==> flow/design.v (excerpt) <==
module alu #(parameter DATA_WIDTH = 32, OP = 3)
(
    input wire start,
    input wire clk,
    input wire reset_n,
    input wire [DATA_WIDTH - 1 : 0] A,
    input wire [DATA_WIDTH - 1 : 0] B,
    input wire [OP - 1 : 0] op,
    output reg [DATA_WIDTH - 1 : 0] result,
    output reg done
);
For scale: about 66 flip-flops, roughly 22,000 sq um of cells after synthesis.
export LEC_CHECK = 0
export CAP_MARGIN = 20
export CORE_MARGIN = 2
export CORE_UTILIZATION = 63
export CTS_CLUSTER_DIAMETER = 213
export CTS_CLUSTER_SIZE = 98
export SLEW_MARGIN = 20
create_clock -name core_clock -period 4.03 [get_ports {clk}]
run.sh (not shown) runs the stock make flow with config.mk's settings and CLKGATE_MAP_FILE=.
The baseline aborted during 5_1_grt (GRT-0116).
Next try:
- CORE_UTILIZATION: 63 -> 66
- CTS_CLUSTER_DIAMETER: 213 -> not set
- CTS_CLUSTER_SIZE: 98 -> not set
- clock period: 4.03 -> 7.78 ns (I/O delays scaled with it)
Effect: The changed run aborted during 5_1_grt; synthesized cell count is unchanged; die area is lower by 4.5%; area after synthesis stays the same.
Next try:
- CORE_UTILIZATION: 66 -> 72
- PLACE_DENSITY: not set -> 0.65
- SETUP_SLACK_MARGIN: not set -> 0.42
- clock period: 7.78 -> 6.65 ns (I/O delays scaled with it)
The new run aborted during 5_1_grt with GRT-0116. Die size went down by a little under a tenth. Synthesized cell count is unchanged. Synthesized area is unchanged.
Next try:
- CTS_CLUSTER_SIZE: not set -> 99
- PLACE_DENSITY: 0.65 -> not set
- SETUP_SLACK_MARGIN: 0.42 -> not set
- clock period: 6.65 -> 11.2 ns (I/O delays scaled with it)
What happened:
- Now the flow went through all stages and came out clean
- die area stays the same
- area after synthesis does not change
- synthesized cell count does not change


== v6 ==
Starting RTL as in the previous note.
Design alu, start of the top module:
module alu #(parameter DATA_WIDTH = 32, OP = 3)
(
    input wire start,
    input wire clk,
    input wire reset_n,
    input wire [DATA_WIDTH - 1 : 0] A,
    input wire [DATA_WIDTH - 1 : 0] B,
    input wire [OP - 1 : 0] op,
    output reg [DATA_WIDTH - 1 : 0] result,
    output reg done
);
clock: 7.72 ns
lec_check: 0
cap_margin: 20
core_margin: 2
core_utilization: 70
cts_cluster_diameter: 363
cts_cluster_size: 37
slew_margin: 20
tns_end_percent: 5
The log for v6 ends in 5_1_grt with error GRT-0116, so the run never completed.
Input-level comparison between v30 and v6:
- CTS_CLUSTER_DIAMETER: 363 -> unset
- CTS_CLUSTER_SIZE: 37 -> unset
- CORE_UTILIZATION: 70 -> 64
- TNS_END_PERCENT: 5 -> unset
- the clock period (ns, I/O delays scaled along): 7.72 -> 9.23
Results
Netlist area before placement came out exactly the same in v30 and v6.
For the die size, v30 came in 9.2% higher than v6 did.
The final reports for v30 and v6 show x dimension of the die higher in the former.
In the flow results for v30 and v6, the post-detailed-placement cell area is larger on v6.
Sort v30 and v6 by HPWL reported at the end of detailed placement, ascending, and v30 comes first.
No stage failed in v30, and the final checks on the layout all came back clean.
Re number of I/O pins: no difference whatsoever between v6 and v30.
Edits applied to the flow inputs when going from v30 to v8:
- SETUP_SLACK_MARGIN newly set to 1.48
- CORE_UTILIZATION changed from 64 to 63
- the clock period (ns, I/O delays scaled along) changed from 9.23 to 6.65
[summary]
Run status, v8: aborted in 5_1_grt, error GRT-0232. Higher setup slack at placement was reported by v30, not v8. Re chip area from the yosys synthesis statistics: no difference whatsoever between v8 and v30. On adder and majority gate portion of the synthesized area, v8 and v30 are neck and neck. v30 → v8: pre-placement core utilization now sits lower, number of standard-cell rows in the floorplan rose by 1, area of the core grew by 760 sq um. Of v8 and v30, it is v8 that has the higher number of placed instances with taps included. In v8 the die area turned out 1.6% higher than in v30. Clock net sink count: v8 vs v30 — no meaningful difference. Compared with v30, v8 shows a buffers inserted during post-CTS setup optimization that is 73 higher. Comparing v30 against v8, there is no change at all in synthesized cell count.
Inputs modified between v8 and v7:
- swapping 63 for 55 in CORE_UTILIZATION
- putting CTS_CLUSTER_SIZE at 98 where nothing was set
- clearing SETUP_SLACK_MARGIN, which used to be 1.48
- swapping 6.65 for 4.49 in the clock period (ns, I/O delays scaled along)
==> results <==
v8 did not run to completion, as it errored out during 5_1_grt. Finished, but not clean: v7, with negative setup slack. Area after synthesis essentially unchanged between v8 and v7. Taking v8 as the reference, in v7 placer's final routability congestion estimate now smaller, number of instances resized during post-cts repair now larger, gate count after technology mapping comparable, height of the die now larger, number of distinct standard cells referenced by the synthesized netlist comparable. Between v8 and v7, the difference in and-or/or-and share of the synthesized area is negligible. Die size: v7 exceeds v8. v7 vs v8 — row count climbed by a little under 10%.
Here is what was changed in the inputs of v4 compared with v7.
- a deleted CTS_CLUSTER_SIZE that had been 98
- a change of CORE_UTILIZATION from 55 to 45
- a change of the clock period (ns, I/O delays scaled along) from 4.49 to 9.23
[summary]
v4 completed; timing, DRC and antenna clean
Between v4 and v7, it is v4 whose global-route wire length before repair is lower, by 9.7%.
Taking v7 as the reference, in v4 critical path's largest stage delay dropped 0.19 ns, total core area climbed 9000 sq um.
v4 vs. v7: final wirelength lower; layout-stage area growth over the synthesis result now smaller; pre-CTS setup slack rose 3.81 ns.
Edits applied to the flow inputs when going from v4 to v56:
- changing CORE_UTILIZATION from 45 to 64
- setting CTS_CLUSTER_SIZE to 35 for the first time
- setting TNS_END_PERCENT to 5 for the first time
- changing the clock period (ns, I/O delays scaled along) from 9.23 to 7.78
Results
- Finished, but not clean: v56, with negative setup slack.
- In the metrics for v56 and v4, the one carrying the higher die size is v4.
- v4 has higher placed instance count than v56.
- Delta (v56 minus v4): growth of design area from synthesis to finish shows an increase of 10 points; setup slack of the most critical reg-to-reg path shows a reduction of 1.38 ns; worst hold-check slack shows no meaningful change; final weighted congestion of routability-driven global placement shows an increase of about 6%.
